Setup of build 49:
// i16_biquad
module i16_biquad(
    input CLK, RST,
    input unsigned [15:0] A,
    output signed [15:0] B,
    input signed [15:0] b_0,
    input signed [15:0] b_1,
    input signed [15:0] b_2,
    input signed [15:0] a_1,
    input signed [15:0] a_2
);
For scale: ~6000 cells after synthesis, roughly 71 flip-flops, roughly 110 I/O pins, about 0.057 mm2 of cells after synthesis.
Settings: LEC_CHECK=0, CAP_MARGIN=0, CORE_MARGIN=2, CORE_UTILIZATION=65, CTS_CLUSTER_DIAMETER=240, CTS_CLUSTER_SIZE=97, PLACE_DENSITY=0.38, SLEW_MARGIN=20, TNS_END_PERCENT=35; clock period 12.5 ns.
run.sh (not shown) runs the stock make flow with config.mk's settings and CLKGATE_MAP_FILE=.
In build 49 the implementation ran to completion but is not tape-out ready, as the final checks report setup timing.
#### Input delta (build 42 over build 49)
- removing TNS_END_PERCENT (formerly 35)
- changing CORE_UTILIZATION from 65 to 66
- changing CAP_MARGIN from 0 to 20
- removing CTS_CLUSTER_SIZE (formerly 97)
- removing CTS_CLUSTER_DIAMETER (formerly 240)
- removing PLACE_DENSITY (formerly 0.38)
- changing the clock period (ns, I/O delays scaled along) from 12.5 to 13.6
### Flow results
Compared with build 49, in build 42 clock-buffer cell count grew by 3; via count grew by 0.67%.
Pre-placement core utilization (build 42 over build 49): increase, 1.1 points
Comparing build 49 with build 42, the maximum number of pins on one net before global-route repair came out essentially unchanged.
The final report for build 42 shows a completed flow and a layout that fails verification, specifically setup timing.
Final cell area excluding filler cells (higher): build 42
Compared with build 49, build 42 shows a initial antenna violation count that is 2 lower.
Changes in build 44 relative to build 42:
- PLACE_DENSITY now 0.66, previously not set
- CORE_ASPECT_RATIO now 0.5, previously not set
- CORE_UTILIZATION now 72, was 66
- SETUP_SLACK_MARGIN now 3.38, previously not set
- MAX_ROUTING_LAYER now met4, previously not set
- TNS_END_PERCENT now 40, previously not set
- CTS_CLUSTER_SIZE now 43, previously not set
[summary]
- Build 44: count of vias placed by the detailed router 5.3% above build 42
- Taking build 42 as the reference, in build 44 layout buffering overhead excluding clock cells shows an increase of 0.80 points; total wire length shows an increase of 15%; final worst-path cycle share shows an increase of 1.2 points; time the worst path needs with I/O delays and setup shows an increase of 160 ps; final core area utilization shows an increase of 7.7 points.
- Summary of build 44 over build 42: non-filler instance count after layout decreased by about 0.5% relative to the old numbers; global-route wire length before repair increased by about 10% relative to the old numbers.
- Of the two values seen for cell type of the slowest stage on the worst timing path, fa_2 was produced by build 42 and fa_1 by build 44.
- Status build 44: flow complete, layout not clean - setup timing
The following lists how build 59 was set up differently from build 44:
- clearing MAX_ROUTING_LAYER, which used to be met4
## What came out
Higher largest stage delay on the critical path among build 44 and build 59: build 59
Build 44: complete, dirty (setup timing)
The flow for build 59 finished, though final verification flagged setup timing.
For the wire length on met3, build 59 came in 8.2% lower than build 44 did.
Build 59 and build 44 ended up with roughly the same post-place instance area.

========
i16_biquad again, from the RTL that the note above started with.
==> flow/config.mk <==
export PLATFORM = sky130hd
export DESIGN_NAME = i16_biquad
export DESIGN_NICKNAME = i16_biquad
export VERILOG_FILES = /design/flow/design.v
export SDC_FILE = /design/flow/constraint.sdc
export NUM_CORES = 4
export LEC_CHECK = 0
export CAP_MARGIN = 20
export CORE_ASPECT_RATIO = 0.5
export CORE_MARGIN = 2
export CORE_UTILIZATION = 72
export CTS_CLUSTER_SIZE = 43
export PLACE_DENSITY_LB_ADDON = 0.2
export SETUP_SLACK_MARGIN = 3.38
export SLEW_MARGIN = 20
==> flow/constraint.sdc <==
create_clock -name core_clock -period 13.6 [get_ports {CLK}]
set_input_delay 2.7200 -clock core_clock [delete_from_list [all_inputs] [get_ports {CLK}]]
set_output_delay 2.7200 -clock core_clock [all_outputs]
set_load 0.01 [all_outputs]
The starting point completed, yet does not pass: negative setup slack.
Next try:
- CORE_ASPECT_RATIO: 0.5 -> default
- CORE_UTILIZATION: 72 -> 28
- CTS_CLUSTER_SIZE: 43 -> default
- PLACE_DENSITY_LB_ADDON: 0.2 -> default
- SETUP_SLACK_MARGIN: 3.38 -> default
- clock period: 13.6 -> 17.1 ns (I/O delays scaled with it)
After rerunning: This time the run completed with no timing, DRC or antenna violations; via count decreases by 11%; count of clock-buffer cells in the layout decreases by 1; final cell count rises by 15%; hold slack got worse by 0.10 ns; first-iteration DRC count shrinks by 49%; clock skew is about the same.
